[design/flow/config.mk]
export PLATFORM = sky130hd
export DESIGN_NAME = axi_slave
export DESIGN_NICKNAME = axi_slave
export VERILOG_FILES = /design/flow/design.v
export SDC_FILE = /design/flow/constraint.sdc
export NUM_CORES = 4
export LEC_CHECK = 0
export CAP_MARGIN = 20
export CELL_PAD_IN_SITES_DETAIL_PLACEMENT = 0
export CELL_PAD_IN_SITES_GLOBAL_PLACEMENT = 4
export CORE_MARGIN = 2
export CORE_UTILIZATION = 51
export CTS_CLUSTER_SIZE = 25
export PLACE_DENSITY = 0.5
export SLEW_MARGIN = 20
[design/flow/constraint.sdc]
create_clock -name core_clock -period 4.33 [get_ports {S_AXI_ACLK}]
set_input_delay 0.8660 -clock core_clock [delete_from_list [all_inputs] [get_ports {S_AXI_ACLK}]]
set_output_delay 0.8660 -clock core_clock [all_outputs]
set_load 0.01 [all_outputs]
[design/flow/design.v]
module axi_addr #(
        parameter AW = 32,
        parameter DW = 32
    )(
    input  [AW-1 : 0] i_last_addr,
    input  [2 : 0]    i_size,
    input  [1 : 0]    i_burst,
    input  [7 : 0]    i_len,
    output reg [AW-1 : 0] o_next_addr
    );
    localparam DSZ = $clog2(DW) - 3;  
    localparam FIXED     = 2'b00,
               INCREMENT = 2'b01,
               WRAP      = 2'b10;
    reg [AW-1 : 0] wrap_mask, increment;
    always @(*) begin
        increment = 0;
        if (i_burst != FIXED) begin
            if (DSZ == 0) begin
                increment = 1;
            end
            else if (DSZ == 1) begin
                increment = i_size[0] ? 2 : 1;
            end
            else if (DSZ == 2) begin
                increment = i_size[1] ? 4 : (i_size[0] ? 2 : 1);
            end
            else if (DSZ == 3) begin
                case (i_size[1 : 0])
                    2'b00: increment = 1;
                    2'b01: increment = 2;
                    2'b10: increment = 4;
                    2'b11: increment = 8;
                endcase
            end
            else begin
                increment = (1 << i_size);
            end
        end
    end
    always @(*) begin
        wrap_mask = 'b0;
        if (i_burst == WRAP) begin
            if (i_len == 1) begin
                wrap_mask = (1 << (i_size + 1));
            end
            else if (i_len == 3) begin
                wrap_mask = (1 << (i_size + 2));
            end
            else if (i_len == 7) begin
                wrap_mask = (1 << (i_size + 3));
            end
            else if (i_len == 15) begin
                wrap_mask = (1 << (i_size + 4));
            end
            wrap_mask = wrap_mask - 1;
            if (AW > 12) begin
                wrap_mask[(AW-1) : ((AW >12) ? 12 : (AW-1))] = 'b0;
            end
        end
    end
    always @(*) begin
        o_next_addr = i_last_addr + increment;
        if (i_burst != FIXED) begin
            if (DSZ < 2) begin
                o_next_addr = i_size[0];
            end
            else if (DSZ < 4) begin
                case(i_size[1 : 0]) 
                    2'b00: o_next_addr        = o_next_addr;
                    2'b01: o_next_addr[0]     = 1'b0;
                    2'b10: o_next_addr[1 : 0] = 'b0;
                    2'b11: o_next_addr[2 : 0] = 'b0;
                endcase
            end
            else begin
                case(i_size) 
                    3'b000: o_next_addr        = o_next_addr;
                    3'b001: o_next_addr[0]     = 1'b0;
                    3'b010: o_next_addr[1 : 0] = 'b0;
                    3'b011: o_next_addr[2 : 0] = 'b0;
                    3'b100: o_next_addr[3 : 0] = 'b0;
                    3'b101: o_next_addr[4 : 0] = 'b0;
                    3'b110: o_next_addr[5 : 0] = 'b0;
                    3'b111: o_next_addr[6 : 0] = 'b0;
                endcase
            end
        end
        if (i_burst[1]) begin
            o_next_addr = (i_last_addr & ~wrap_mask) | (o_next_addr & wrap_mask);
        end
        if (AW > 12) begin
            o_next_addr[(AW-1) : ((AW >12) ? 12 : (AW-1))] = i_last_addr[(AW-1) : ((AW >12) ? 12 : (AW-1))];
        end
    end
endmodule
module axi_slave #(
    parameter AXI_ID_WD   = 2,
    parameter AXI_DATA_WD = 32,
    parameter AXI_ADDR_WD = 32,
    parameter AXI_STRB_WD = 4
    )(
    input                      S_AXI_ACLK,
    input                      S_AXI_ARESETN,
    input  [AXI_ADDR_WD-1 : 0] S_AXI_AWADDR,
    input  [AXI_ID_WD-1   : 0] S_AXI_AWID,
    input  [1 : 0]             S_AXI_AWBURST,
    input  [2 : 0]             S_AXI_AWSIZE,
    input  [7 : 0]             S_AXI_AWLEN,
    input                      S_AXI_AWVALID,
    output                     S_AXI_AWREADY,
    input  [AXI_DATA_WD-1 : 0] S_AXI_WDATA,
    input  [AXI_STRB_WD-1 : 0] S_AXI_WSTRB,
    input                      S_AXI_WLAST,
    input                      S_AXI_WVALID,
    output                     S_AXI_WREADY,
    output [AXI_ID_WD-1   : 0] S_AXI_BID,
    output [1 : 0]             S_AXI_BRESP,
    output                     S_AXI_BVALID,
    input                      S_AXI_BREADY,
    input  [AXI_ADDR_WD-1 : 0] S_AXI_ARADDR,
    input  [AXI_ID_WD-1   : 0] S_AXI_ARID,
    input  [1 : 0]             S_AXI_ARBURST,
    input  [2 : 0]             S_AXI_ARSIZE,
    input  [7 : 0]             S_AXI_ARLEN,
    input                      S_AXI_ARVALID,
    output                     S_AXI_ARREADY,
    output [AXI_DATA_WD-1 : 0] S_AXI_RDATA,
    output                     S_AXI_RLAST,
    output [AXI_ID_WD-1   : 0] S_AXI_RID,
    output [1 : 0]             S_AXI_RRESP,
    output                     S_AXI_RVALID,
    input                      S_AXI_RREADY
    );
    localparam IW = AXI_ID_WD,
               DW = AXI_DATA_WD,
               AW = AXI_ADDR_WD,
               SW = AXI_STRB_WD;
    localparam DW_BYTE = DW >> 3;
    localparam DEPTH   = 1 << 8;
    reg [7 : 0] bank0 [63 : 0];
    reg [7 : 0] bank1 [63 : 0];
    reg [7 : 0] bank2 [63 : 0];
    reg [7 : 0] bank3 [63 : 0];
    reg [AW-1 : 0] awaddr;
    reg [IW-1 : 0] awid;
    reg [1 : 0]    awburst;
    reg [2 : 0]    awsize;
    reg [7 : 0]    awlen;
    reg [AW-1 : 0] araddr;
    reg [IW-1 : 0] arid;
    reg [1 : 0]    arburst;
    reg [2 : 0]    arsize;
    reg [7 : 0]    arlen;
    reg            axi_awready;
    reg            axi_wready;
    reg [IW-1 : 0] axi_bid;
    reg            axi_bvalid;
    reg            axi_arready;
    reg [DW-1 : 0] axi_rdata;
    reg            axi_rlast;
    reg [IW-1 : 0] axi_rid;
    reg            axi_rvalid;
    reg         bvalid_r;
    reg [7 : 0] cur_rlen;
    wire [AW-1 : 0] next_wr_addr;
    wire [AW-1 : 0] next_rd_addr;
    wire awfire = S_AXI_AWVALID  && S_AXI_AWREADY;
    wire wfire  = S_AXI_WVALID   && S_AXI_WREADY;
    wire arfire = S_AXI_ARVALID  && S_AXI_ARREADY;
    wire rfire  = S_AXI_RVALID   && S_AXI_RREADY;
    wire b_pend = S_AXI_BVALID   && !S_AXI_BREADY;
    wire r_pend = S_AXI_RVALID   && !S_AXI_RREADY;
    always @(posedge S_AXI_ACLK) begin
        if (S_AXI_AWREADY) begin
            awaddr  <= S_AXI_AWADDR;
            awid    <= S_AXI_AWID;
            awburst <= S_AXI_AWBURST;
            awlen   <= S_AXI_AWLEN;
            awsize  <= S_AXI_AWSIZE;
        end
        else if (wfire) begin
            awaddr <= next_wr_addr;
        end
    end
    always @(posedge S_AXI_ACLK) begin
        if (!S_AXI_ARESETN) begin
            axi_awready <= 1'b1;
            axi_wready  <= 1'b0;
        end
        else if (awfire) begin
            axi_awready <= 1'b0;
            axi_wready  <= 1'b1;
        end
        else if (wfire) begin
            axi_awready <= S_AXI_WLAST && !b_pend;
            axi_wready  <= !S_AXI_WLAST;
        end
        else if (!S_AXI_AWREADY) begin
            if (axi_wready) begin
                axi_awready <= 1'b0;
            end
            else if (b_pend) begin
                axi_awready <= 1'b0;
            end
            else begin
                axi_awready <= 1'b1;
            end
        end
    end
    always @(posedge S_AXI_ACLK) begin
        if (!b_pend) begin
            axi_bid <= awid;
        end
    end
    always @(posedge S_AXI_ACLK) begin
        if (!S_AXI_ARESETN) begin
            axi_bvalid <= 1'b0;
        end
        else if (wfire && S_AXI_WLAST) begin
            axi_bvalid <= 1'b1;
        end
        else if (S_AXI_BREADY) begin
            axi_bvalid <= bvalid_r;
        end
    end
    always @(posedge S_AXI_ACLK) begin
        if (!S_AXI_ARESETN) begin
            bvalid_r <= 1'b0;
        end
        else if (b_pend && wfire && S_AXI_WLAST) begin
            bvalid_r <= 1'b1;
        end
        else if (S_AXI_BREADY) begin
            bvalid_r <= 1'b0;
        end
    end
    wire [1 : 0] wl0 = 2'd0 - awaddr[1 : 0];
    wire [1 : 0] wl1 = 2'd1 - awaddr[1 : 0];
    wire [1 : 0] wl2 = 2'd2 - awaddr[1 : 0];
    wire [1 : 0] wl3 = 2'd3 - awaddr[1 : 0];
    wire [5 : 0] wrow = awaddr[7 : 2];
    wire [5 : 0] wr0 = wrow + (awaddr[1 : 0] > 2'd0);
    wire [5 : 0] wr1 = wrow + (awaddr[1 : 0] > 2'd1);
    wire [5 : 0] wr2 = wrow + (awaddr[1 : 0] > 2'd2);
    wire [5 : 0] wr3 = wrow;
    always @(posedge S_AXI_ACLK) begin
        if (wfire && S_AXI_WSTRB[wl0]) bank0[wr0] <= S_AXI_WDATA[{wl0, 3'b000} +: 8];
        if (wfire && S_AXI_WSTRB[wl1]) bank1[wr1] <= S_AXI_WDATA[{wl1, 3'b000} +: 8];
        if (wfire && S_AXI_WSTRB[wl2]) bank2[wr2] <= S_AXI_WDATA[{wl2, 3'b000} +: 8];
        if (wfire && S_AXI_WSTRB[wl3]) bank3[wr3] <= S_AXI_WDATA[{wl3, 3'b000} +: 8];
    end
    axi_addr #( 
        .AW(AW),
        .DW(DW)
    ) get_next_wr_addr(
        .i_last_addr(awaddr),
        .i_burst(awburst),
        .i_size(awsize),
        .i_len(awlen),
        .o_next_addr(next_wr_addr)
    );
    assign S_AXI_AWREADY = axi_awready;
    assign S_AXI_WREADY  = axi_wready;
    assign S_AXI_BRESP   = 2'b00;
    assign S_AXI_BVALID  = axi_bvalid;
    assign S_AXI_BID     = axi_bid;
    always @(posedge S_AXI_ACLK) begin
        if (arfire) begin
            araddr  <= S_AXI_ARADDR;
            arid    <= S_AXI_ARID;
            arburst <= S_AXI_ARBURST;
            arlen   <= S_AXI_ARLEN;
            arsize  <= S_AXI_ARSIZE;
        end
        else if (rfire) begin
            araddr <= next_rd_addr;
        end
    end
    always @(posedge S_AXI_ACLK) begin
        if (!S_AXI_ARESETN) begin
            cur_rlen <= 'b0;
        end
        else if (arfire) begin
            cur_rlen <= S_AXI_ARLEN;
        end
        else if (rfire) begin
            cur_rlen <= cur_rlen - 1'b1;
        end
    end
    always @(posedge S_AXI_ACLK) begin
        if (!S_AXI_ARESETN) begin
            axi_arready <= 1'b1;
        end
        else if (arfire) begin
            axi_arready <= 1'b0;
        end
        else if (rfire) begin
            axi_arready <= (cur_rlen == 0);
        end
    end
    always @(posedge S_AXI_ACLK) begin
        if (!S_AXI_ARESETN) begin
            axi_rvalid <= 1'b0;
        end
        else if (arfire) begin
            axi_rvalid <= 1'b1;
        end
        else if (rfire) begin
            axi_rvalid <= (cur_rlen > 0);
        end
    end
    always @(posedge S_AXI_ACLK) begin
        if (!S_AXI_ARESETN) begin
            axi_rlast <= 1'b0;
        end
        else if (arfire) begin
            axi_rlast <= (S_AXI_ARLEN == 'b0);
        end
        else if (rfire) begin
            axi_rlast <= (cur_rlen == 'b1);
        end
    end
    always @(posedge S_AXI_ACLK) begin
        if (arfire) begin
            axi_rid <= S_AXI_ARID;
        end
    end
    axi_addr #( 
        .AW(AW),
        .DW(DW)
    ) get_next_rd_addr(
        .i_last_addr(araddr),
        .i_burst(arburst),
        .i_size(arsize),
        .i_len(arlen),
        .o_next_addr(next_rd_addr)
    );
    wire [5 : 0] rrow = araddr[7 : 2];
    wire [7 : 0] rb0 = bank0[rrow + (araddr[1 : 0] > 2'd0)];
    wire [7 : 0] rb1 = bank1[rrow + (araddr[1 : 0] > 2'd1)];
    wire [7 : 0] rb2 = bank2[rrow + (araddr[1 : 0] > 2'd2)];
    wire [7 : 0] rb3 = bank3[rrow];
    wire [31 : 0] rall = {rb3, rb2, rb1, rb0};
    wire [63 : 0] rdup = {rall, rall};
    always @(*) begin
        axi_rdata = rdup[{araddr[1 : 0], 3'b000} +: 32];
    end
    assign S_AXI_ARREADY = axi_arready;
    assign S_AXI_RVALID  = axi_rvalid;
    assign S_AXI_RDATA   = axi_rdata;
    assign S_AXI_RLAST   = axi_rlast;
    assign S_AXI_RID     = axi_rid;
    assign S_AXI_RRESP   = 2'b00;
endmodule
[design/flow/run.sh]
#!/bin/bash
# the make line also repeats each setting of config.mk as NAME=value (left out here)
make -C /OpenROAD-flow-scripts/flow DESIGN_CONFIG=/design/flow/config.mk WORK_HOME=/design/flow/orfs CLKGATE_MAP_FILE= finish
==> out/summary.rpt, run 1 <==
WORST SETUP PATH
-----------------------------------------------------------------------------------------------------------------
Reg2Reg Depth                                                                                                   6
RR Endpoint                                                                                          bank2[52][3]$_DFFE_PP_
Minimum setup slack among reg-to-reg paths                                                                0.34 ns
CP Capture Point                                                                                     S_AXI_RDATA[29]
Largest fanout on the critical path                                                                             8
Highest-delay cell along the critical path                                                               edfxtp_1
Arrival time of data at the critical path endpoint                                                        4.19 ns
Element type at the critical path start                                                                  register
Number of buffer and inverter stages on the critical path                                                       5
Cell family with the largest share of critical-path delay                                            multiplexers
Worst path depth                                                                                               15
CP max stage delay                                                                                        0.46 ns
Worst path cell trace                                                                                nor2_4, inv_2, ha_4, ha_4, buf_12, buf_12, mux4_2, mux2_4, o32ai_4, buf_6, a221oi_2, mux2_4, a21oi_2, mux2i_1, buf_2
Kind of capture point of the worst setup path                                                          output pin
Startpoint-to-endpoint class of the critical path                                                         reg2out
Required time at the endpoint of the critical path                                                        3.46 ns

STA
-----------------------------------------------------------------------------------------------------------------
Final setup slack of the worst path                                                                     -0.724 ns
Rel. slew slack                                                                                             23.0%
Cycle use final                                                                                              117%
Final Max-Slew Violation Tally                                                                                  0
Highest attainable clock frequency                                                                        198 MHz
Count of endpoints failing hold in the final timing report                                                      0
Final critical delay including setup and external delays                                                  5.05 ns
Setup repair after global routing missed its margin                                                          true
Final setup violation count                                                                                    32
Clock skew after layout                                                                                 0.0292 ns
Least-Margin Pin Slew                                                                                     1.15 ns

YOSYS
-----------------------------------------------------------------------------------------------------------------
Share of synthesized cell area in and, or, nand and nor gates                                               4.50%
# Cells Yosys                                                                                                4475
Top cells by area, synth                                                                             edfxtp_1, mux4_2, mux2i_1
Arithmetic-cell share of the synthesized area counting full adders, half adders and majority gates         0.597%
Most frequently used flop master after synthesis                                                         edfxtp_1
Top-count cell post-synth                                                                                edfxtp_1
Post-synth top area cell                                                                                 edfxtp_1
Multiplexer share of the synthesized area                                                                   16.6%
Flops after synth                                                                                            2117
Synth cell types                                                                                               88
Xor-xnor portion of the synthesized cell area                                                              0.622%
Yosys stat area                                                                                         86400 µm²
Area share, top type                                                                                        72.9%
Post-Syn Area                                                                                           86400 µm²
Syn. warnings                                                                                                   2
Share of synthesized cell area in and-or and or-and compound cells                                          2.77%
Avg Inst Size Synth                                                                                      19.3 µm²
Instance count of the mapped netlist                                                                         4475
Most instantiated cells after synthesis                                                              edfxtp_1, mux4_2, nor2_1
Largest non-sequential cell family by area                                                           multiplexers
Register area share after synthesis                                                                         73.4%
Ys async rst share                                                                                             0%
Post-synth tally of flip-flops with integrated enable                                                        2096

PWR
-----------------------------------------------------------------------------------------------------------------
Pint                                                                                                     39600 µW
Share of total power in sequential cells                                                                    43.7%
Clk. pwr                                                                                                 17700 µW
Leading power group                                                                                  sequential cells
Combinational gate power                                                                                 12900 µW
Comb power frac                                                                                             23.7%
Leakage power                                                                                           0.0344 µW
Power density normalized to cell area                                                                  525 nW/µm²
Tot Pwr                                                                                                  54500 µW
P_seq                                                                                                    23800 µW
Worst IR drop on VDD                                                                                   0.000466 V
Reported net switching power                                                                             14900 µW
Sw Ratio                                                                                                    27.3%
Clock power frac                                                                                            32.5%

ROUTE
-----------------------------------------------------------------------------------------------------------------
Post-route DRC                                                                                                  0
Vias per inst                                                                                                5.92
DRT Wirelength                                                                                          222000 µm
Via count                                                                                                   45.6k
Iteration-0 DRC count of the detailed router                                                                 4175
Number of detailed-route iterations in the first pass                                                           5
Number of routed nets with antenna violations                                                                   0
Routed wirelength normalized by instance count                                                            28.9 µm

FLOORPLANNING
-----------------------------------------------------------------------------------------------------------------
DIE AREA                                                                                               173000 µm²
Core box area                                                                                          169000 µm²
Floorplan row count                                                                                           151
Count of pins on the block boundary                                                                           184
Chip Height                                                                                                416 µm
Chip width                                                                                                 416 µm
Pre-Place Util                                                                                              51.2%

CTS
-----------------------------------------------------------------------------------------------------------------
Clock latency at the later pin of the worst-skew pair                                                     0.85 ns
Cell chosen for the clock root                                                                          clkbuf_16
H-tree depth                                                                                                    4
TritonCTS clock tree                                                                                         done
Number of clock sinks                                                                                        2117
Buffer levels on the longest clock path                                                                         3
Clk slew on worst S/H paths                                                                               0.06 ns
Num CTS Buffers                                                                                               210

GRT
-----------------------------------------------------------------------------------------------------------------
Global-route wire length before repair                                                                  323000 µm
Vias in the first global route                                                                              46.3k
Congestion Overflow GR                                                                                          0
Global-route usage over all layers                                                                          26.0%
Number of antenna violations at the first check in global routing                                               3
Pin count of the biggest net entering global routing                                                           65

PLACE
-----------------------------------------------------------------------------------------------------------------
Instance count after placement with tap cells included                                                       7215
Routability Congestion                                                                                      0.802
Count of port buffers added during placement                                                                  131
Post-detail-place hpwl                                                                                  148000 µm

STATUS
-----------------------------------------------------------------------------------------------------------------
Failing layout criteria                                                                              setup timing
Status                                                                                               failed layout checks

WORST HOLD PATH
-----------------------------------------------------------------------------------------------------------------
Launch point of the worst hold path                                                                  awid[0]$_DFFE_PP_
Terminating pin of the worst hold path                                                               axi_bid[0]$_DFFE_PN_
Hold path cells                                                                                                 0
Classification of the worst-slack hold path                                                               reg2reg

FINISH
-----------------------------------------------------------------------------------------------------------------
Non-filler instance count after layout                                                                       7700
Area delta synth->final                                                                                     20.2%
Multi-input gate area                                                                                   22800 µm²
Net count, final                                                                                             5476
Fillers                                                                                                     12.0k
Register area                                                                                           63400 µm²

JOB
-----------------------------------------------------------------------------------------------------------------
Maxcap violations                                                                                               0
Log Warnings                                                                                                   91

-- repair_timing --
item | in CTS | in global routing
cloned | 10 | 1
endpoints found under the setup margin | 32 | 32
endpoints found under the hold margin | 0 | 0
pin swaps | 40 | 30
buffers inserted | 62 | 22
hold buffers | 0 | 0
resized | 322 | 75
-- area by class of cell --
| type | count | area share [%] |
|---|---|---|
| Sequential cell | 2117 | 61.1 |
| Clock inverter | 138 | 1.16 |
| Clock buffer | 256 | 5.31 |
| Antenna cell | 2 | 0.00482 |
| Inverter | 29 | 0.108 |
| Timing Repair Buffer | 854 | 7.74 |
| Tap cell | 2218 | 2.67 |
| Multi-Input combinational cell | 2086 | 21.9 |
-- metal layers --
| metal | global-route usage, % | up-vias | part of all wire (%) |
|---|---|---|---|
| met1 | 36.5 | 24100 | 42 |
| met5 | 0 | - | 0 |
| met2 | 43.7 | 1207 | 50 |
| met4 | 6.61 | 0 | 2.5 |
| li1 | - | 20000 | - |
| met3 | 3.38 | 273 | 5.0 |
-- per-stage QoR --
| stage | TNS, ns | area [µm²] | setup WS [ns] | hold WS [ns] | util (%) |
|---|---|---|---|---|---|
| final | -21.60 | 104000 | -0.724 | 0.428 | 61.5 |
| after global routing | -26.19 | 104000 | -0.864 | 0.436 | 61.5 |
| after CTS | -24.16 | 103000 | -0.835 | 0.431 | 61.2 |
| after detailed placement | -13.90 | 95100 | -0.622 | 0.416 | 56.3 |
| after global placement | -14.75 | 95100 | -0.611 | 0.402 | 56.3 |
| after floorplan | 0 | 86400 | 0.0720 | 0.400 | - |
==> run 2: changes to the inputs <==
- CAP_MARGIN: 20 -> 10
- CELL_PAD_IN_SITES_GLOBAL_PLACEMENT: 4 -> 0
- CORE_UTILIZATION: 51 -> 72
- CTS_CLUSTER_DIAMETER: not set -> 88
- CTS_CLUSTER_SIZE: 25 -> 15
- HOLD_SLACK_MARGIN: not set -> -0.1
- PLACE_DENSITY: 0.5 -> 0.61
- SETUP_SLACK_MARGIN: not set -> 1.23
- TNS_END_PERCENT: not set -> 5
- clock period: 4.33 -> 4.76 ns (I/O delays scaled with it)
==> run 2 against run 1 <==
  * The layout still fails its checks (setup timing)
  * Via count up 4.2%
  * Register-to-register slack better by 0.67 ns
  * Clock skew down 0.0011 ns
  * Die area down 29%
  * Final cell count down 13%
  * Largest cell class unchanged
==> out/summary.rpt, run 2 <==
STATUS
-----------------------------------------------------------------------------------------------------------------
Status                                                                                               failed layout checks
Failing layout criteria                                                                              setup timing

WORST HOLD PATH
-----------------------------------------------------------------------------------------------------------------
Launch point of the worst hold path                                                                  awid[1]$_DFFE_PP_
Hold path cells                                                                                                 0   unchanged
Classification of the worst-slack hold path                                                               reg2reg
Terminating pin of the worst hold path                                                               axi_bid[1]$_DFFE_PN_

JOB
-----------------------------------------------------------------------------------------------------------------
Log Warnings                                                                                                   92   +1.1%
Maxcap violations                                                                                               0   unchanged

FLOORPLANNING
-----------------------------------------------------------------------------------------------------------------
Chip Height                                                                                                350 µm   -16%
Chip width                                                                                                 350 µm   -16%
Core box area                                                                                          119000 µm²   -29%
DIE AREA                                                                                               123000 µm²   -29%
Count of pins on the block boundary                                                                           184   unchanged
Floorplan row count                                                                                           127   -16%
Pre-Place Util                                                                                              72.3%   +21 points

YOSYS
-----------------------------------------------------------------------------------------------------------------
Area share, top type                                                                                        72.9%   unchanged
Arithmetic-cell share of the synthesized area counting full adders, half adders and majority gates         0.597%   unchanged
Post-synth top area cell                                                                                 edfxtp_1
Yosys stat area                                                                                         86400 µm²   unchanged
Xor-xnor portion of the synthesized cell area                                                              0.622%   unchanged
Share of synthesized cell area in and, or, nand and nor gates                                               4.50%   unchanged
Top-count cell post-synth                                                                                edfxtp_1
Largest non-sequential cell family by area                                                           multiplexers
Top cells by area, synth                                                                             edfxtp_1, mux4_2, mux2i_1
Synth cell types                                                                                               88   unchanged
Register area share after synthesis                                                                         73.4%   unchanged
Most instantiated cells after synthesis                                                              edfxtp_1, mux4_2, nor2_1
Most frequently used flop master after synthesis                                                         edfxtp_1
Post-synth tally of flip-flops with integrated enable                                                        2096   unchanged
Post-Syn Area                                                                                           86400 µm²   unchanged
Multiplexer share of the synthesized area                                                                   16.6%   unchanged
Share of synthesized cell area in and-or and or-and compound cells                                          2.77%   unchanged
Flops after synth                                                                                            2117   unchanged
Syn. warnings                                                                                                   2   unchanged
# Cells Yosys                                                                                                4475   unchanged
Instance count of the mapped netlist                                                                         4475   unchanged
Ys async rst share                                                                                             0%   unchanged
Avg Inst Size Synth                                                                                      19.3 µm²   unchanged

STA
-----------------------------------------------------------------------------------------------------------------
Final Max-Slew Violation Tally                                                                                  0   unchanged
Highest attainable clock frequency                                                                        186 MHz
Cycle use final                                                                                              113%   -4.0 points
Count of endpoints failing hold in the final timing report                                                      0   unchanged
Rel. slew slack                                                                                             32.5%   +9.5 points
Final setup violation count                                                                                    32   unchanged
Clock skew after layout                                                                                 0.0281 ns   -0.00108 ns
Least-Margin Pin Slew                                                                                     1.01 ns   -0.139 ns
Final setup slack of the worst path                                                                     -0.607 ns   +0.117 ns
Setup repair after global routing missed its margin                                                          true
Final critical delay including setup and external delays                                                  5.37 ns

PWR
-----------------------------------------------------------------------------------------------------------------
Reported net switching power                                                                             13100 µW   -12%
Pint                                                                                                     32800 µW   -17%
P_seq                                                                                                    21700 µW   -8.8%
Sw Ratio                                                                                                    28.5%   +1.1 points
Comb power frac                                                                                             25.9%   +2.2 points
Combinational gate power                                                                                 11900 µW   -8%
Clk. pwr                                                                                                 12300 µW   -31%
Share of total power in sequential cells                                                                    47.3%   +3.6 points
Worst IR drop on VDD                                                                                   0.000397 V   -15%
Clock power frac                                                                                            26.8%   -5.7 points
Power density normalized to cell area                                                                  461 nW/µm²   -12%
Tot Pwr                                                                                                  45900 µW   -16%
Leading power group                                                                                  sequential cells
Leakage power                                                                                           0.0321 µW   -6.8%

ROUTE
-----------------------------------------------------------------------------------------------------------------
Vias per inst                                                                                                7.11   +20%
Iteration-0 DRC count of the detailed router                                                                 7563   +81%
Via count                                                                                                   47.5k   +4.2%
Number of detailed-route iterations in the first pass                                                           6   +1
Number of routed nets with antenna violations                                                                   0   unchanged
Post-route DRC                                                                                                  0   unchanged
Routed wirelength normalized by instance count                                                            33.1 µm   +15%
DRT Wirelength                                                                                          222000 µm   -0.26%

CTS
-----------------------------------------------------------------------------------------------------------------
Buffer levels on the longest clock path                                                                         3   unchanged
TritonCTS clock tree                                                                                         done
Number of clock sinks                                                                                        2117   unchanged
Clk slew on worst S/H paths                                                                               0.08 ns   +0.02 ns
H-tree depth                                                                                                    4   unchanged
Cell chosen for the clock root                                                                          clkbuf_16
Num CTS Buffers                                                                                               159   -24%
Number of hold-repair buffers added at the cts stage                                                            0   unchanged
Clock latency at the later pin of the worst-skew pair                                                     0.81 ns   -0.04 ns

FINISH
-----------------------------------------------------------------------------------------------------------------
Fillers                                                                                                      5359   -55%
Area delta synth->final                                                                                     15.3%
Post-Route Utilization                                                                                      83.3%   +22 points
Net count, final                                                                                             5215   -4.8%

PLACE
-----------------------------------------------------------------------------------------------------------------
Count of port buffers added during placement                                                                  131   unchanged
Routability Congestion                                                                                      0.926   +15%
Post-Place Worst Slack                                                                                  -0.131 ns   +0.490 ns
Post-detail-place hpwl                                                                                  138000 µm   -6.9%

WORST SETUP PATH
-----------------------------------------------------------------------------------------------------------------
Worst path depth                                                                                               15   unchanged
Minimum setup slack among reg-to-reg paths                                                                1.01 ns   +0.67 ns
Largest fanout on the critical path                                                                             5   -3
RR Endpoint                                                                                          bank0[4][4]$_DFFE_PP_
Cell family with the largest share of critical-path delay                                            buffers and inverters
Reg2Reg Depth                                                                                                   6   unchanged
Element type at the critical path start                                                                  register
Kind of capture point of the worst setup path                                                          output pin
Highest-delay cell along the critical path                                                               edfxtp_1
Startpoint-to-endpoint class of the critical path                                                         reg2out
Worst path cell trace                                                                                buf_4, buf_4, ha_4, clkbuf_16, buf_4, buf_4, mux4_2, mux2i_1, a32oi_1, nand3_1, o22ai_2, mux2i_1, buf_4, mux2i_1, buf_2
CP Capture Point                                                                                     S_AXI_RDATA[28]
CP max stage delay                                                                                        0.45 ns   about the same
Number of buffer and inverter stages on the critical path                                                       7   +2
Required time at the endpoint of the critical path                                                        3.81 ns   +0.35 ns
Dominant cell type by count on the critical path                                                            buf_4
Arrival time of data at the critical path endpoint                                                        4.42 ns   +0.23 ns

GRT
-----------------------------------------------------------------------------------------------------------------
Congestion Overflow GR                                                                                          0   unchanged
Vias in the first global route                                                                              47.0k   +1.4%
Pin count of the biggest net entering global routing                                                           65   unchanged
Global-route usage over all layers                                                                          36.1%   +10 points
Global-route wire length before repair                                                                  315000 µm   -2.5%
Number of antenna violations at the first check in global routing                                               7   +4

[run 2: repair_timing]
action                     in CTS  in global routing
setup buffers                  41                 33
gates cloned                    5                  6
setup endpoints to repair     904               1032
hold endpoints to repair        0                  0
pin swaps                      31                 53
gates resized                 329                204
[run 2: layer usage]
layer / vias to the layer above / wire length (µm) / GRT usage (%)
li1: 19300 / - / -
met1: 24100 / 78800 / 51.4
met5: - / 186 / 0
met3: 548 / 29100 / 9.47
met2: 3549 / 105000 / 55.8
met4: 8 / 8830 / 12.6
[run 2: stage by stage]
| step | TNS [ns] | instance area (µm²) | hold WS (ns) | cells |
|---|---|---|---|---|
| after floorplan | 0 | 86800 | 0.400 | 4478 |
| after global placement | -0.593 | 92700 | 0.402 | 6403 |
| after detailed placement | -1.39 | 92700 | 0.405 | 6403 |
| after CTS | -13.49 | 98300 | 0.420 | 6650 |
| after global routing | -18.97 | 99600 | 0.425 | 6689 |
| final | -16.22 | 99600 | 0.420 | 6691 |
[run 2: layout make-up]
type	count	area, µm²	area share, %
Sequential cell	2117	63400	63.6
Multi-Input combinational cell	2086	23500	23.6
Timing Repair Buffer	644	6200	6.22
Clock buffer	190	4180	4.20
Tap cell	1612	2020	2.03
Clock inverter	11	170	0.171
Inverter	29	111	0.112
Antenna cell	2	5.00	0.00503
==> run 3: changes to the inputs <==
- CAP_MARGIN: 10 -> 20
- CELL_PAD_IN_SITES_DETAIL_PLACEMENT: 0 -> 2
- CELL_PAD_IN_SITES_GLOBAL_PLACEMENT: 0 -> 4
- CORE_UTILIZATION: 72 -> 18
- CTS_CLUSTER_DIAMETER: 88 -> not set
- CTS_CLUSTER_SIZE: 15 -> not set
- HOLD_SLACK_MARGIN: -0.1 -> not set
- PLACE_DENSITY: 0.61 -> 0.5
- SETUP_SLACK_MARGIN: 1.23 -> not set
- TNS_END_PERCENT: 5 -> not set
- clock period: 4.76 -> 14.1 ns (I/O delays scaled with it)
==> run 3 against run 2 <==
  * The run now finishes clean
  * Register-to-register slack better by 7.8 ns
  * Largest power group unchanged
  * Routed wire length rose by 29%
  * Setup slack gained 4.4 ns
  * Power decreased by 63%
  * First-iteration DRC count fell by 62%
==> out/summary.rpt, run 3 <==
WORST SETUP PATH
-----------------------------------------------------------------------------------------------------------------
Highest-delay cell along the critical path                                                                mux2i_1
RR Endpoint                                                                                          bank2[62][3]$_DFFE_PP_
Element type at the critical path start                                                                  register
Reg2Reg Depth                                                                                                   8   +2
Worst path cell trace                                                                                buf_4, nor2_1, inv_1, ha_4, ha_4, buf_4, buf_4, mux4_2, mux2_2, o32ai_1, a221oi_1, mux2_2, mux2i_1, mux2i_1, clkdlybuf4s50_1
Largest fanout on the critical path                                                                            33   +28
Required time at the endpoint of the critical path                                                       11.28 ns   +7.47 ns
Worst path depth                                                                                               15   unchanged
Cell family with the largest share of critical-path delay                                            multiplexers
Kind of capture point of the worst setup path                                                          output pin
Dominant cell type by count on the critical path                                                            buf_4
Arrival time of data at the critical path endpoint                                                        7.47 ns   +3.05 ns
CP max stage delay                                                                                        0.99 ns   +0.54 ns
Number of buffer and inverter stages on the critical path                                                       5   -2
CP Capture Point                                                                                     S_AXI_RDATA[5]
Minimum setup slack among reg-to-reg paths                                                                8.85 ns   +7.84 ns
Startpoint-to-endpoint class of the critical path                                                         reg2out

YOSYS
-----------------------------------------------------------------------------------------------------------------
Flops after synth                                                                                            2117   unchanged
Post-synth tally of flip-flops with integrated enable                                                        2096   unchanged
Register area share after synthesis                                                                         73.4%   unchanged
Multiplexer share of the synthesized area                                                                   16.6%   unchanged
Share of synthesized cell area in and, or, nand and nor gates                                               4.50%   unchanged
Syn. warnings                                                                                                   2   unchanged
Most instantiated cells after synthesis                                                              edfxtp_1, mux4_2, nor2_1
Ys async rst share                                                                                             0%   unchanged
Area share, top type                                                                                        72.9%   unchanged
# Cells Yosys                                                                                                4475   unchanged
Share of synthesized cell area in and-or and or-and compound cells                                          2.77%   unchanged
Top-count cell post-synth                                                                                edfxtp_1
Post-synth top area cell                                                                                 edfxtp_1
Largest non-sequential cell family by area                                                           multiplexers
Xor-xnor portion of the synthesized cell area                                                              0.622%   unchanged
Arithmetic-cell share of the synthesized area counting full adders, half adders and majority gates         0.597%   unchanged
Yosys stat area                                                                                         86400 µm²   unchanged
Most frequently used flop master after synthesis                                                         edfxtp_1
Top cells by area, synth                                                                             edfxtp_1, mux4_2, mux2i_1
Synth cell types                                                                                               88   unchanged
Instance count of the mapped netlist                                                                         4475   unchanged
Avg Inst Size Synth                                                                                      19.3 µm²   unchanged
Post-Syn Area                                                                                           86400 µm²   unchanged

CTS
-----------------------------------------------------------------------------------------------------------------
Clock latency at the later pin of the worst-skew pair                                                     1.00 ns   +0.19 ns
H-tree depth                                                                                                    4   unchanged
Number of hold-repair buffers added at the cts stage                                                            0   unchanged
Number of clock sinks                                                                                        2117   unchanged
Clk slew on worst S/H paths                                                                               0.06 ns   -0.02 ns
Cell chosen for the clock root                                                                          clkbuf_16
Buffer levels on the longest clock path                                                                         4   +1
Count of instances resized after the clock tree is built                                                        0   -100%
TritonCTS clock tree                                                                                         done
Number of buffers inserted to repair setup after CTS                                                            0   -100%
Num CTS Buffers                                                                                               243   +53%

PWR
-----------------------------------------------------------------------------------------------------------------
Clk. pwr                                                                                                  6330 µW   -49%
Leading power group                                                                                  sequential cells
Power density normalized to cell area                                                                  166 nW/µm²   -64%
Reported net switching power                                                                              5000 µW   -62%
Pint                                                                                                     12200 µW   -63%
Clock power frac                                                                                            36.9%   +10 points
P_seq                                                                                                     7340 µW   -66%
Combinational gate power                                                                                  3490 µW   -71%
Leakage power                                                                                           0.0312 µW   -2.7%
Share of total power in sequential cells                                                                    42.8%   -4.5 points
Sw Ratio                                                                                                    29.1%   +0.64 points
Worst IR drop on VDD                                                                                   0.000115 V   -71%
Comb power frac                                                                                             20.3%   -5.6 points

GRT
-----------------------------------------------------------------------------------------------------------------
Number of antenna violations at the first check in global routing                                              35   +28
Global-route wire length before repair                                                                  401000 µm   +27%
Global-route usage over all layers                                                                          11.6%   -24 points
Vias in the first global route                                                                              48.9k   +4.0%
Congestion Overflow GR                                                                                          0   unchanged
Pin count of the biggest net entering global routing                                                           94   +45%

FLOORPLANNING
-----------------------------------------------------------------------------------------------------------------
Pre-Place Util                                                                                              18.1%   -54 points
Chip width                                                                                                 697 µm   +99%
Count of pins on the block boundary                                                                           184   unchanged
Chip Height                                                                                                697 µm   +99%
DIE AREA                                                                                               485000 µm²   +300%
Core box area                                                                                          478000 µm²   +300%
Floorplan row count                                                                                           254   +100%

FINISH
-----------------------------------------------------------------------------------------------------------------
Non-filler instance count after layout                                                                      11.3k   +69%
Register area                                                                                           63400 µm²   unchanged
Multi-input gate area                                                                                   21900 µm²   -6.8%
Area delta synth->final                                                                                     19.9%
Fillers                                                                                                     50.7k   +850%
Net count, final                                                                                             4904   -6.0%

STA
-----------------------------------------------------------------------------------------------------------------
Final critical delay including setup and external delays                                                 10.29 ns
Count of endpoints failing hold in the final timing report                                                      0   unchanged
Final Max-Slew Violation Tally                                                                                  0   unchanged
Highest attainable clock frequency                                                                       97.2 MHz
Post-Route Setup TNS                                                                                         0 ns   +16.22 ns
Least-Margin Pin Slew                                                                                     1.28 ns   +0.268 ns
Final setup violation count                                                                                     0   -100%
Rel. slew slack                                                                                             12.2%   -20 points
Setup repair after global routing missed its margin                                                         false
Final setup slack of the worst path                                                                       3.81 ns   +4.41 ns
Cycle use final                                                                                             73.0%   -40 points
Clock skew after layout                                                                                  0.162 ns   +0.134 ns

JOB
-----------------------------------------------------------------------------------------------------------------
Maxcap violations                                                                                               0   unchanged
Log Warnings                                                                                                   87   -5.4%

PLACE
-----------------------------------------------------------------------------------------------------------------
Post-detail-place hpwl                                                                                  185000 µm   +34%
Count of port buffers added during placement                                                                  131   unchanged
Routability Congestion                                                                                      0.694   -25%
Post-Place Worst Slack                                                                                    4.67 ns   +4.80 ns
Instance count after placement with tap cells included                                                      10.9k   +70%

ROUTE
-----------------------------------------------------------------------------------------------------------------
Number of detailed-route iterations in the first pass                                                           7   +1
DRT Wirelength                                                                                          287000 µm   +29%
Post-route DRC                                                                                                  0   unchanged
Number of routed nets with antenna violations                                                                   0   unchanged
Routed wirelength normalized by instance count                                                            25.3 µm   -24%
Via count                                                                                                   44.2k   -7.1%
Iteration-0 DRC count of the detailed router                                                                 2857   -62%
Vias per inst                                                                                                3.90   -45%

WORST HOLD PATH
-----------------------------------------------------------------------------------------------------------------
Launch point of the worst hold path                                                                  awid[0]$_DFFE_PP_
Classification of the worst-slack hold path                                                               reg2reg
Hold path cells                                                                                                 0   unchanged
Terminating pin of the worst hold path                                                               axi_bid[0]$_DFFE_PN_

STATUS
-----------------------------------------------------------------------------------------------------------------
Status                                                                           no timing/DRC/antenna violations

run 3: area by class of cell:
class | instances | share of cell area, %
flip-flops and latches | 2117 | 61.2
well taps | 6400 | 7.74
clock buffers | 292 | 6.07
repair buffers | 249 | 2.20
clock inverters | 146 | 1.46
multi-input cells | 2086 | 21.2
inverters | 29 | 0.105
diodes | 11 | 0.0266
run 3: stage by stage:
step | total power [µW] | hold slack, ns | util [%] | instance area [µm²]
floorplan | 9430 | 0.400 | - | 86400
finish | 17200 | 0.428 | 21.6 | 104000
CTS | 17600 | 0.430 | 21.6 | 103000
detailed placement | 11100 | 0.417 | 20.0 | 95700
global route | 17900 | 0.440 | 21.6 | 103000
global placement | 11100 | 0.402 | 20.0 | 95600
run 3: layer usage:
layer	part of all wire (%)	up-vias	routed length, µm	GRT usage [%]
li1	-	18900	-	-
met1	48	24200	136000	16.4
met2	47	703	134000	18.9
met3	3.8	338	10800	1.67
met4	2.1	18	6060	2.51
met5	0.038	-	108	0
==> run 4: changes to the inputs <==
- CELL_PAD_IN_SITES_DETAIL_PLACEMENT: 2 -> not set
- CELL_PAD_IN_SITES_GLOBAL_PLACEMENT: 4 -> not set
- CORE_UTILIZATION: 18 -> 61
- PLACE_DENSITY: 0.5 -> not set
- clock period: 14.1 -> 5.1 ns (I/O delays scaled with it)
==> run 4 against run 3 <==
  * Register-to-register slack worse by 8.1 ns
  * Via count grew 4.3%
  * Power went up to 2.7 times the previous value
  * Cell area down 2.6%
  * The layout now fails its checks (setup timing)
  * Combinational power went up to 3.1 times the previous value
  * Setup slack got worse by 4.1 ns
  * Critical path type unchanged
  * Clock power grew 130%
  * Sequential share of layout area is 1.6 points higher
==> out/summary.rpt, run 4 <==
FLOORPLANNING
-----------------------------------------------------------------------------------------------------------------
Count of pins on the block boundary                                                                           184   unchanged
Floorplan row count                                                                                           138   -46%
Pre-Place Util                                                                                              61.2%   +43 points
Chip width                                                                                                 380 µm   -45%
Core box area                                                                                          141000 µm²   -71%
DIE AREA                                                                                               145000 µm²   -70%
Chip Height                                                                                                380 µm   -45%

PWR
-----------------------------------------------------------------------------------------------------------------
Reported net switching power                                                                             12700 µW   +150%
Combinational gate power                                                                                 10900 µW   +210%
Clock power frac                                                                                            31.8%   -5.1 points
Share of total power in sequential cells                                                                    44.4%   +1.6 points
Leading power group                                                                                  sequential cells
Pint                                                                                                     33000 µW   +170%
Worst IR drop on VDD                                                                                   0.000365 V   +220%
Power density normalized to cell area                                                                  453 nW/µm²   +170%
Leakage power                                                                                           0.0328 µW   +5.0%
Clk. pwr                                                                                                 14500 µW   +130%
P_seq                                                                                                    20300 µW   +180%
Sw Ratio                                                                                                    27.8%   -1.3 points
Comb power frac                                                                                             23.9%   +3.6 points

YOSYS
-----------------------------------------------------------------------------------------------------------------
Multiplexer share of the synthesized area                                                                   16.6%   unchanged
Xor-xnor portion of the synthesized cell area                                                              0.622%   unchanged
Top-count cell post-synth                                                                                edfxtp_1
Arithmetic-cell share of the synthesized area counting full adders, half adders and majority gates         0.597%   unchanged
Post-Syn Area                                                                                           86400 µm²   unchanged
Avg Inst Size Synth                                                                                      19.3 µm²   unchanged
Top cells by area, synth                                                                             edfxtp_1, mux4_2, mux2i_1
Syn. warnings                                                                                                   2   unchanged
Most frequently used flop master after synthesis                                                         edfxtp_1
Post-synth tally of flip-flops with integrated enable                                                        2096   unchanged
Area share, top type                                                                                        72.9%   unchanged
Share of synthesized cell area in and-or and or-and compound cells                                          2.77%   unchanged
Synth cell types                                                                                               88   unchanged
# Cells Yosys                                                                                                4475   unchanged
Ys async rst share                                                                                             0%   unchanged
Most instantiated cells after synthesis                                                              edfxtp_1, mux4_2, nor2_1
Register area share after synthesis                                                                         73.4%   unchanged
Instance count of the mapped netlist                                                                         4475   unchanged
Post-synth top area cell                                                                                 edfxtp_1
Flops after synth                                                                                            2117   unchanged
Yosys stat area                                                                                         86400 µm²   unchanged
Share of synthesized cell area in and, or, nand and nor gates                                               4.50%   unchanged
Largest non-sequential cell family by area                                                           multiplexers

PLACE
-----------------------------------------------------------------------------------------------------------------
Post-detail-place hpwl                                                                                  139000 µm   -25%
Instance count after placement with tap cells included                                                       6591   -39%
Count of port buffers added during placement                                                                  131   unchanged
Routability Congestion                                                                                      0.902   +30%
Post-Place Worst Slack                                                                                 -0.0308 ns   -4.70 ns
Cell area reported after detailed placement                                                             92000 µm²   -3.8%

CTS
-----------------------------------------------------------------------------------------------------------------
H-tree depth                                                                                                    4   unchanged
Clock latency at the later pin of the worst-skew pair                                                     0.84 ns   -0.16 ns
Number of clock sinks                                                                                        2117   unchanged
TritonCTS clock tree                                                                                         done
Number of hold-repair buffers added at the cts stage                                                            0   unchanged
Clk slew on worst S/H paths                                                                               0.07 ns   about the same
Num CTS Buffers                                                                                               206   -15%
Buffer levels on the longest clock path                                                                         3   -1
Cell chosen for the clock root                                                                          clkbuf_16

FINISH
-----------------------------------------------------------------------------------------------------------------
Net count, final                                                                                             5190   +5.8%
Register area                                                                                           63400 µm²   unchanged
Area delta synth->final                                                                                     16.8%
Post-Route Utilization                                                                                      71.5%   +50 points
Multi-input gate area                                                                                   22800 µm²   +3.8%
Non-filler instance count after layout                                                                       7077   -38%
Post-route cell area                                                                                   101000 µm²   -2.6%
Fillers                                                                                                      8773   -83%

STA
-----------------------------------------------------------------------------------------------------------------
Clock skew after layout                                                                                 0.0269 ns   -0.136 ns
Rel. slew slack                                                                                             28.1%   +16 points
Worst-case hold slack                                                                                    0.420 ns   -0.00855 ns
Count of endpoints failing hold in the final timing report                                                      0   unchanged
Final setup violation count                                                                                    32   +32
Final Max-Slew Violation Tally                                                                                  0   unchanged
Final setup slack of the worst path                                                                     -0.320 ns   -4.13 ns
Cycle use final                                                                                              106%   +33 points
Final critical delay including setup and external delays                                                  5.42 ns
Highest attainable clock frequency                                                                        184 MHz
Least-Margin Pin Slew                                                                                     1.08 ns   -0.202 ns
Setup repair after global routing missed its margin                                                          true

WORST SETUP PATH
-----------------------------------------------------------------------------------------------------------------
Worst path depth                                                                                               16   +1
Reg2Reg Depth                                                                                                  11   +3
Startpoint-to-endpoint class of the critical path                                                         reg2out
Number of buffer and inverter stages on the critical path                                                       7   +2
CP Capture Point                                                                                     S_AXI_RDATA[27]
Minimum setup slack among reg-to-reg paths                                                                0.76 ns   -8.09 ns
Largest fanout on the critical path                                                                             6   -82%
Required time at the endpoint of the critical path                                                        4.08 ns   -7.20 ns
R2R Path Start                                                                                       awlen[7]$_DFFE_PP_
CP max stage delay                                                                                        0.48 ns   -0.51 ns
Cell family with the largest share of critical-path delay                                            multiplexers
Kind of capture point of the worst setup path                                                          output pin
Worst path cell trace                                                                                nor2_2, inv_2, ha_4, buf_12, buf_16, buf_6, mux4_2, mux2_4, o32ai_2, buf_4, a221oi_2, mux2_4, buf_4, a21oi_4, mux2i_1, buf_2
Arrival time of data at the critical path endpoint                                                        4.40 ns   -3.07 ns
Highest-delay cell along the critical path                                                                 mux4_2
Element type at the critical path start                                                                  register

ROUTE
-----------------------------------------------------------------------------------------------------------------
Via count                                                                                                   46.1k   +4.3%
Routed wirelength normalized by instance count                                                            30.7 µm   +21%
Iteration-0 DRC count of the detailed router                                                                 5532   +94%
DRT Wirelength                                                                                          217000 µm   -24%
Number of detailed-route iterations in the first pass                                                           6   -1
Vias per inst                                                                                                6.51   +67%
Number of routed nets with antenna violations                                                                   0   unchanged
Post-route DRC                                                                                                  0   unchanged

WORST HOLD PATH
-----------------------------------------------------------------------------------------------------------------
Terminating pin of the worst hold path                                                               axi_bid[0]$_DFFE_PN_
Classification of the worst-slack hold path                                                               reg2reg
Launch point of the worst hold path                                                                  awid[0]$_DFFE_PP_
Hold path cells                                                                                                 0   unchanged

JOB
-----------------------------------------------------------------------------------------------------------------
Log Warnings                                                                                                   91   +4.6%
Maxcap violations                                                                                               0   unchanged

GRT
-----------------------------------------------------------------------------------------------------------------
Congestion Overflow GR                                                                                          0   unchanged
Pin count of the biggest net entering global routing                                                           65   -31%
Global-route wire length before repair                                                                  316000 µm   -21%
Global-route usage over all layers                                                                          30.3%   +19 points
Vias in the first global route                                                                              45.7k   -6.6%
Number of antenna violations at the first check in global routing                                               8   -77%

STATUS
-----------------------------------------------------------------------------------------------------------------
Status                                                                                               failed layout checks
Failing layout criteria                                                                              setup timing

[run 4: layout make-up]
| type | instances | area share [%] |
|---|---|---|
| Inverter | 29 | 0.108 |
| Multi-Input combinational cell | 2086 | 22.6 |
| Timing Repair Buffer | 572 | 5.79 |
| Clock inverter | 107 | 0.860 |
| Clock buffer | 275 | 5.48 |
| Sequential cell | 2117 | 62.8 |
| Antenna cell | 1 | 0.00248 |
| Tap cell | 1890 | 2.34 |
[run 4: metal layers]
metal,vias to the layer above,global-route usage (%),part of all wire [%]
met2,2126,45.8,47
li1,19400,-,-
met5,-,0,0.12
met1,24200,45.7,41
met3,337,6.91,9.9
met4,8,7.70,2.5
[run 4: through the flow]
stage	total power [µW]	TNS, ns
finish	45700	-6.79
global route	47000	-10.77
CTS	45500	-7.16
detailed placement	30100	-0.0961
global placement	30000	-0.0220
floorplan	26100	0
[run 4: what timing repair did]
item | 4_1_cts | 5_1_grt
endpoints found under the setup margin | 32 | 32
pin swaps | 34 | 20
buffers inserted | 70 | 23
resized | 318 | 68
gates cloned | 16 | 2
==> run 5: changes to the inputs <==
- CELL_PAD_IN_SITES_DETAIL_PLACEMENT: not set -> 2
- CELL_PAD_IN_SITES_GLOBAL_PLACEMENT: not set -> 4
- CORE_UTILIZATION: 61 -> 40
- PLACE_DENSITY: not set -> 0.5
- clock period: 5.1 -> 4.65 ns (I/O delays scaled with it)
==> run 5 against run 4 <==
  * The layout still fails its checks (setup timing)
  * First-iteration DRC count down 34%
  * Routed wire length increased by 23%
  * Power grew 16%
  * Clock-buffer cell count down 8
  * Critical endpoint is now S_AXI_RDATA[24]
  * Global-route usage fell by 5.9 points
  * Sequential power is 9% higher
  * Cell area up 4.5%
  * Flip-flop count stayed put
  * Die area is 52% higher
  * Worst hold slack gained 0.0011 ns
  * Setup slack worse by 0.44 ns
  * Critical path depth rose by 1
==> out/summary.rpt, run 5 <==
YOSYS
-----------------------------------------------------------------------------------------------------------------
Area share, top type                                                                                        72.9%   unchanged
Share of synthesized cell area in and, or, nand and nor gates                                               4.50%   unchanged
Flops after synth                                                                                            2117   unchanged
Largest non-sequential cell family by area                                                           multiplexers
Most frequently used flop master after synthesis                                                         edfxtp_1
Xor-xnor portion of the synthesized cell area                                                              0.622%   unchanged
Post-Syn Area                                                                                           86400 µm²   unchanged
Post-synth top area cell                                                                                 edfxtp_1
Share of synthesized cell area in and-or and or-and compound cells                                          2.77%   unchanged
Post-synth tally of flip-flops with integrated enable                                                        2096   unchanged
Arithmetic-cell share of the synthesized area counting full adders, half adders and majority gates         0.597%   unchanged
Most instantiated cells after synthesis                                                              edfxtp_1, mux4_2, nor2_1
Syn. warnings                                                                                                   2   unchanged
Multiplexer share of the synthesized area                                                                   16.6%   unchanged
Register area share after synthesis                                                                         73.4%   unchanged
Avg Inst Size Synth                                                                                      19.3 µm²   unchanged
Top-count cell post-synth                                                                                edfxtp_1
Instance count of the mapped netlist                                                                         4475   unchanged
# Cells Yosys                                                                                                4475   unchanged
Yosys stat area                                                                                         86400 µm²   unchanged
Ys async rst share                                                                                             0%   unchanged
Top cells by area, synth                                                                             edfxtp_1, mux4_2, mux2i_1
Synth cell types                                                                                               88   unchanged

FINISH
-----------------------------------------------------------------------------------------------------------------
Post-Route Utilization                                                                                      49.1%   -22 points
Net count, final                                                                                             5496   +5.9%
Area delta synth->final                                                                                     22.0%

GRT
-----------------------------------------------------------------------------------------------------------------
Vias in the first global route                                                                              51.0k   +12%
Pin count of the biggest net entering global routing                                                           65   unchanged
Congestion Overflow GR                                                                                          0   unchanged
Grt met3 use                                                                                                2.70%   -4.2 points
Global-route usage over all layers                                                                          24.4%   -5.9 points
Number of antenna violations at the first check in global routing                                               8   unchanged
Met2 Track Usage GR                                                                                         41.6%   -4.1 points
Global-route wire length before repair                                                                  384000 µm   +22%
GRT met1 Usage                                                                                              33.6%   -12 points
Global route hottest layer                                                                                   met2

WORST SETUP PATH
-----------------------------------------------------------------------------------------------------------------
Kind of capture point of the worst setup path                                                          output pin
Worst path cell trace                                                                                buf_12, clkinv_8, nor2_4, ha_4, buf_6, buf_12, clkbuf_16, buf_4, mux4_2, mux2i_4, mux2i_1, buf_4, nand4_1, o2111ai_2, o21a_4, mux2_2, buf_2
Minimum setup slack among reg-to-reg paths                                                                0.40 ns   -0.36 ns
Number of buffer and inverter stages on the critical path                                                       8   +1
Element type at the critical path start                                                                  register
RR Endpoint                                                                                          bank0[31][5]$_DFFE_PP_
CP max stage delay                                                                                        0.54 ns   +0.06 ns
Highest-delay cell along the critical path                                                               edfxtp_1
Arrival time of data at the critical path endpoint                                                        4.48 ns   +0.08 ns
Worst path depth                                                                                               17   +1
Startpoint-to-endpoint class of the critical path                                                         reg2out
Largest fanout on the critical path                                                                             6   unchanged
Required time at the endpoint of the critical path                                                        3.72 ns   -0.36 ns
Cell family with the largest share of critical-path delay                                            buffers and inverters
Reg2Reg Depth                                                                                                   9   -2
CP Capture Point                                                                                     S_AXI_RDATA[24]

WORST HOLD PATH
-----------------------------------------------------------------------------------------------------------------
Classification of the worst-slack hold path                                                               reg2reg
Terminating pin of the worst hold path                                                               axi_bid[1]$_DFFE_PN_
Launch point of the worst hold path                                                                  awid[1]$_DFFE_PP_
Hold path cells                                                                                                 0   unchanged

CTS
-----------------------------------------------------------------------------------------------------------------
Clk slew on worst S/H paths                                                                               0.06 ns   about the same
Cell chosen for the clock root                                                                          clkbuf_16
Buffer levels on the longest clock path                                                                         3   unchanged
TritonCTS clock tree                                                                                         done
Clock latency at the later pin of the worst-skew pair                                                     0.88 ns   +0.04 ns
Number of clock sinks                                                                                        2117   unchanged
Num CTS Buffers                                                                                               226   +9.7%
H-tree depth                                                                                                    4   unchanged

PWR
-----------------------------------------------------------------------------------------------------------------
Comb power frac                                                                                             24.0%   about the same
Clk. pwr                                                                                                 18100 µW   +25%
Leading power group                                                                                  sequential cells
Leakage power                                                                                           0.0347 µW   +5.9%
Power density normalized to cell area                                                                  504 nW/µm²   +11%
Pint                                                                                                     37900 µW   +15%
Share of total power in sequential cells                                                                    41.8%   -2.6 points
Clock power frac                                                                                            34.2%   +2.4 points
Tot Pwr                                                                                                  53100 µW   +16%
Reported net switching power                                                                             15200 µW   +20%
Sw Ratio                                                                                                    28.6%   +0.84 points
P_seq                                                                                                    22200 µW   +9%
Worst IR drop on VDD                                                                                   0.000427 V   +17%
Combinational gate power                                                                                 12800 µW   +20%

STA
-----------------------------------------------------------------------------------------------------------------
Final critical delay including setup and external delays                                                  5.41 ns
Final setup violation count                                                                                    32   unchanged
Count of endpoints failing hold in the final timing report                                                      0   unchanged
Highest attainable clock frequency                                                                        185 MHz
Final Max-Slew Violation Tally                                                                                  0   unchanged
Rel. slew slack                                                                                             28.1%   +0.047 points
Clock skew after layout                                                                                 0.0486 ns   +0.0217 ns
Setup repair after global routing missed its margin                                                          true
Least-Margin Pin Slew                                                                                     1.07 ns   -0.00435 ns
Final setup slack of the worst path                                                                     -0.759 ns   -0.438 ns
Cycle use final                                                                                              116%   +10 points

ROUTE
-----------------------------------------------------------------------------------------------------------------
DRT Wirelength                                                                                          267000 µm   +23%
Routed wirelength normalized by instance count                                                            31.9 µm   +3.9%
Iteration-0 DRC count of the detailed router                                                                 3633   -34%
Post-route DRC                                                                                                  0   unchanged
Number of routed nets with antenna violations                                                                   0   unchanged
Number of detailed-route iterations in the first pass                                                           5   -1
Via count                                                                                                   46.8k   +1.5%
Vias per inst                                                                                                5.60   -14%

FLOORPLANNING
-----------------------------------------------------------------------------------------------------------------
Pre-Place Util                                                                                              40.2%   -21 points
Core box area                                                                                          215000 µm²   +52%
Floorplan row count                                                                                           170   +23%
Count of pins on the block boundary                                                                           184   unchanged
DIE AREA                                                                                               220000 µm²   +52%
Chip Height                                                                                                469 µm   +23%
Chip width                                                                                                 469 µm   +23%

PLACE
-----------------------------------------------------------------------------------------------------------------
Routability Congestion                                                                                      0.805   -11%
Count of port buffers added during placement                                                                  131   unchanged
Post-detail-place hpwl                                                                                  179000 µm   +29%

JOB
-----------------------------------------------------------------------------------------------------------------
Log Warnings                                                                                                   91   unchanged
Maxcap violations                                                                                               0   unchanged

STATUS
-----------------------------------------------------------------------------------------------------------------
Status                                                                                               failed layout checks
Failing layout criteria                                                                              setup timing

## run 5: layout make-up
class,instances,area [µm²]
Sequential cell,2117,63400
Tap cell,2838,3550
Timing Repair Buffer,858,7910
Clock buffer,267,5830
Antenna cell,4,10.0
Clock inverter,156,1600
Multi-Input combinational cell,2086,23000
Inverter,29,121
Fill cell,18900,109000
## run 5: repair_timing
item	in CTS	in global routing
setup buffers	45	27
hold buffers	0	0
resized	318	104
pin swaps	43	30
cloned	6	1
endpoints found under the hold margin	0	0
endpoints found under the setup margin	32	32
## run 5: stage by stage
stage	hold slack [ns]	area [µm²]	std cells	TNS, ns	worst slack (ns)
6_report	0.421	105000	8355	-20.42	-0.759
5_1_grt	0.431	105000	8355	-25.49	-0.887
3_5_place_dp	0.408	96000	7864	-12.54	-0.590
4_1_cts	0.422	105000	8331	-22.00	-0.773
2_1_floorplan	0.400	86400	4478	0	0.328
3_3_place_gp	0.401	96000	7864	-11.63	-0.525
## run 5: routing by layer
layer | vias to the layer above | share of wire (%)
met1 | 25500 | 43
met4 | 0 | 2.6
met5 | - | 0
met2 | 874 | 51
li1 | 20100 | -
met3 | 303 | 3.4
==> run 6: changes to the inputs <==
- CELL_PAD_IN_SITES_DETAIL_PLACEMENT: 2 -> 0
- CELL_PAD_IN_SITES_GLOBAL_PLACEMENT: 4 -> 0
- CORE_UTILIZATION: 40 -> 52
- CTS_CLUSTER_SIZE: not set -> 97
- SETUP_SLACK_MARGIN: not set -> 1.45
- clock period: 4.65 -> 5.92 ns (I/O delays scaled with it)
==> run 6 against run 5 <==
  * Now clean on timing, DRC and antenna
  * Worst hold slack better by 0.0084 ns
  * Clock skew down 0.022 ns
  * Critical path depth down 2
  * Die area decreased by 23%
  * Critical endpoint is now S_AXI_RDATA[20]
==> out/summary.rpt, run 6 <==
CTS
-----------------------------------------------------------------------------------------------------------------
Clk slew on worst S/H paths                                                                               0.06 ns   about the same
Clock latency at the later pin of the worst-skew pair                                                     0.86 ns   -0.02 ns
Num CTS Buffers                                                                                               211   -6.6%
H-tree depth                                                                                                    4   unchanged
TritonCTS clock tree                                                                                         done
Buffer levels on the longest clock path                                                                         3   unchanged
Number of hold-repair buffers added at the cts stage                                                            0   unchanged
Cell chosen for the clock root                                                                          clkbuf_16
Number of clock sinks                                                                                        2117   unchanged

PWR
-----------------------------------------------------------------------------------------------------------------
Combinational gate power                                                                                  9450 µW   -26%
Clock power frac                                                                                            31.7%   -2.5 points
Worst IR drop on VDD                                                                                   0.000336 V   -21%
Tot Pwr                                                                                                  39400 µW   -26%
Leading power group                                                                                  sequential cells
Clk. pwr                                                                                                 12500 µW   -31%
Reported net switching power                                                                             11100 µW   -27%
Sw Ratio                                                                                                    28.1%   -0.49 points
Comb power frac                                                                                             24.0%   about the same
Share of total power in sequential cells                                                                    44.3%   +2.5 points
Pint                                                                                                     28300 µW   -25%
Leakage power                                                                                           0.0323 µW   -6.9%
Power density normalized to cell area                                                                  392 nW/µm²   -22%
P_seq                                                                                                    17500 µW   -21%

STATUS
-----------------------------------------------------------------------------------------------------------------
Status                                                                           no timing/DRC/antenna violations

ROUTE
-----------------------------------------------------------------------------------------------------------------
Post-route DRC                                                                                                  0   unchanged
Routed wirelength normalized by instance count                                                            31.1 µm   -2.6%
Number of routed nets with antenna violations                                                                   0   unchanged
DRT Wirelength                                                                                          227000 µm   -15%
Number of detailed-route iterations in the first pass                                                          21   +16
Iteration-0 DRC count of the detailed router                                                                 4968   +37%
Via count                                                                                                   45.2k   -3.3%
Vias per inst                                                                                                6.20   +11%

FLOORPLANNING
-----------------------------------------------------------------------------------------------------------------
Pre-Place Util                                                                                              52.3%   +12 points
Count of pins on the block boundary                                                                           184   unchanged
Floorplan row count                                                                                           149   -12%
Chip Height                                                                                                412 µm   -12%
DIE AREA                                                                                               169000 µm²   -23%
Chip width                                                                                                 412 µm   -12%
Core box area                                                                                          165000 µm²   -23%

YOSYS
-----------------------------------------------------------------------------------------------------------------
# Cells Yosys                                                                                                4475   unchanged
Share of synthesized cell area in and, or, nand and nor gates                                               4.50%   unchanged
Most instantiated cells after synthesis                                                              edfxtp_1, mux4_2, nor2_1
Avg Inst Size Synth                                                                                      19.3 µm²   unchanged
Share of synthesized cell area in and-or and or-and compound cells                                          2.77%   unchanged
Arithmetic-cell share of the synthesized area counting full adders, half adders and majority gates         0.597%   unchanged
Largest non-sequential cell family by area                                                           multiplexers
Ys async rst share                                                                                             0%   unchanged
Post-synth top area cell                                                                                 edfxtp_1
Instance count of the mapped netlist                                                                         4475   unchanged
Xor-xnor portion of the synthesized cell area                                                              0.622%   unchanged
Synth cell types                                                                                               88   unchanged
Syn. warnings                                                                                                   2   unchanged
Register area share after synthesis                                                                         73.4%   unchanged
Top cells by area, synth                                                                             edfxtp_1, mux4_2, mux2i_1
Most frequently used flop master after synthesis                                                         edfxtp_1
Post-synth tally of flip-flops with integrated enable                                                        2096   unchanged
Post-Syn Area                                                                                           86400 µm²   unchanged
Yosys stat area                                                                                         86400 µm²   unchanged
Flops after synth                                                                                            2117   unchanged
Multiplexer share of the synthesized area                                                                   16.6%   unchanged
Top-count cell post-synth                                                                                edfxtp_1
Area share, top type                                                                                        72.9%   unchanged

GRT
-----------------------------------------------------------------------------------------------------------------
Global-route wire length before repair                                                                  323000 µm   -16%
Global-route usage over all layers                                                                          26.9%   +2.5 points
Pin count of the biggest net entering global routing                                                           65   unchanged
Number of antenna violations at the first check in global routing                                              15   +7
Congestion Overflow GR                                                                                          0   unchanged
Vias in the first global route                                                                              44.9k   -12%

STA
-----------------------------------------------------------------------------------------------------------------
Least-Margin Pin Slew                                                                                     1.14 ns   +0.0682 ns
Rel. slew slack                                                                                             23.6%   -4.5 points
Highest attainable clock frequency                                                                        174 MHz
Final critical delay including setup and external delays                                                  5.76 ns
Worst-case hold slack                                                                                    0.429 ns   +0.00837 ns
Cycle use final                                                                                             97.3%   -19 points
Count of endpoints failing hold in the final timing report                                                      0   unchanged
Final Max-Slew Violation Tally                                                                                  0   unchanged
Setup repair after global routing missed its margin                                                          true
Final setup violation count                                                                                     0   -100%
Clock skew after layout                                                                                 0.0263 ns   -0.0222 ns
Post-Route Setup TNS                                                                                         0 ns   +20.42 ns

FINISH
-----------------------------------------------------------------------------------------------------------------
Area delta synth->final                                                                                     16.4%
Post-route cell area                                                                                   101000 µm²   -4.6%
Net count, final                                                                                             5106   -7.1%
Non-filler instance count after layout                                                                       7291   -13%

WORST SETUP PATH
-----------------------------------------------------------------------------------------------------------------
Worst path cell trace                                                                                nor2_2, inv_2, ha_4, buf_6, buf_16, mux4_2, mux2_4, o32ai_2, buf_4, a221oi_2, mux2_4, mux2i_2, buf_4, mux2i_1, buf_2
Worst path depth                                                                                               15   -2
Startpoint-to-endpoint class of the critical path                                                         reg2out
Required time at the endpoint of the critical path                                                        4.74 ns   +1.02 ns
Minimum setup slack among reg-to-reg paths                                                                1.51 ns   +1.11 ns
Highest-delay cell along the critical path                                                               edfxtp_1
Largest fanout on the critical path                                                                             7   +1
CP Capture Point                                                                                     S_AXI_RDATA[20]
Element type at the critical path start                                                                  register
CP max stage delay                                                                                        0.51 ns   -0.03 ns
Arrival time of data at the critical path endpoint                                                        4.58 ns   +0.10 ns
Kind of capture point of the worst setup path                                                          output pin
Cell family with the largest share of critical-path delay                                            multiplexers
Number of buffer and inverter stages on the critical path                                                       6   -2
Reg2Reg Depth                                                                                                   8   -1
RR Endpoint                                                                                          bank2[15][0]$_DFFE_PP_

WORST HOLD PATH
-----------------------------------------------------------------------------------------------------------------
Terminating pin of the worst hold path                                                               axi_bid[0]$_DFFE_PN_
Classification of the worst-slack hold path                                                               reg2reg
Hold path cells                                                                                                 0   unchanged
Launch point of the worst hold path                                                                  awid[0]$_DFFE_PP_

PLACE
-----------------------------------------------------------------------------------------------------------------
Instance count after placement with tap cells included                                                       6765   -14%
Post-detail-place hpwl                                                                                  142000 µm   -20%
Routability Congestion                                                                                      0.846   +5.0%
Count of port buffers added during placement                                                                  131   unchanged
Cell area reported after detailed placement                                                             91400 µm²   -4.8%

JOB
-----------------------------------------------------------------------------------------------------------------
Log Warnings                                                                                                   91   unchanged
Maxcap violations                                                                                               0   unchanged

run 6: repair_timing:
| action | 4_1_cts | 5_1_grt |
|---|---|---|
| setup endpoints to repair | 32 | 369 |
| gates resized | 271 | 141 |
| gates cloned | 16 | 2 |
| pin swaps | 33 | 20 |
| hold endpoints to repair | 0 | 0 |
| setup buffers | 65 | 56 |
run 6: metal layers:
layer  track usage, %  vias to the layer above  share of wire, %  wire [µm]
met5                0                        -             0.020         46
met4             6.32                       10               1.9       4330
met3             5.64                      261               8.5      19200
met2             41.2                     1709                47     106000
met1             40.2                    24000                43      96800
li1                 -                    19300                 -          -
run 6: metrics by stage:
stage	setup slack, ns	util, %
after global routing	0.0385	60.9
after global placement	0.00327	55.4
after floorplan	1.46	-
after CTS	0.117	60.3
after detailed placement	0.00667	55.4
final	0.158	61.0
run 6: cell type report:
cell class	count	area, µm²
antenna	2	5.00
clock buffer	268	5580
clock inverter	117	781
fill	12100	64400
inverter	29	109
multi-input combinational	2086	22900
sequential	2117	63400
tap	2189	2740
timing repair buffer	483	5110
No activity file was given, so power comes from the tool's default toggle rates.
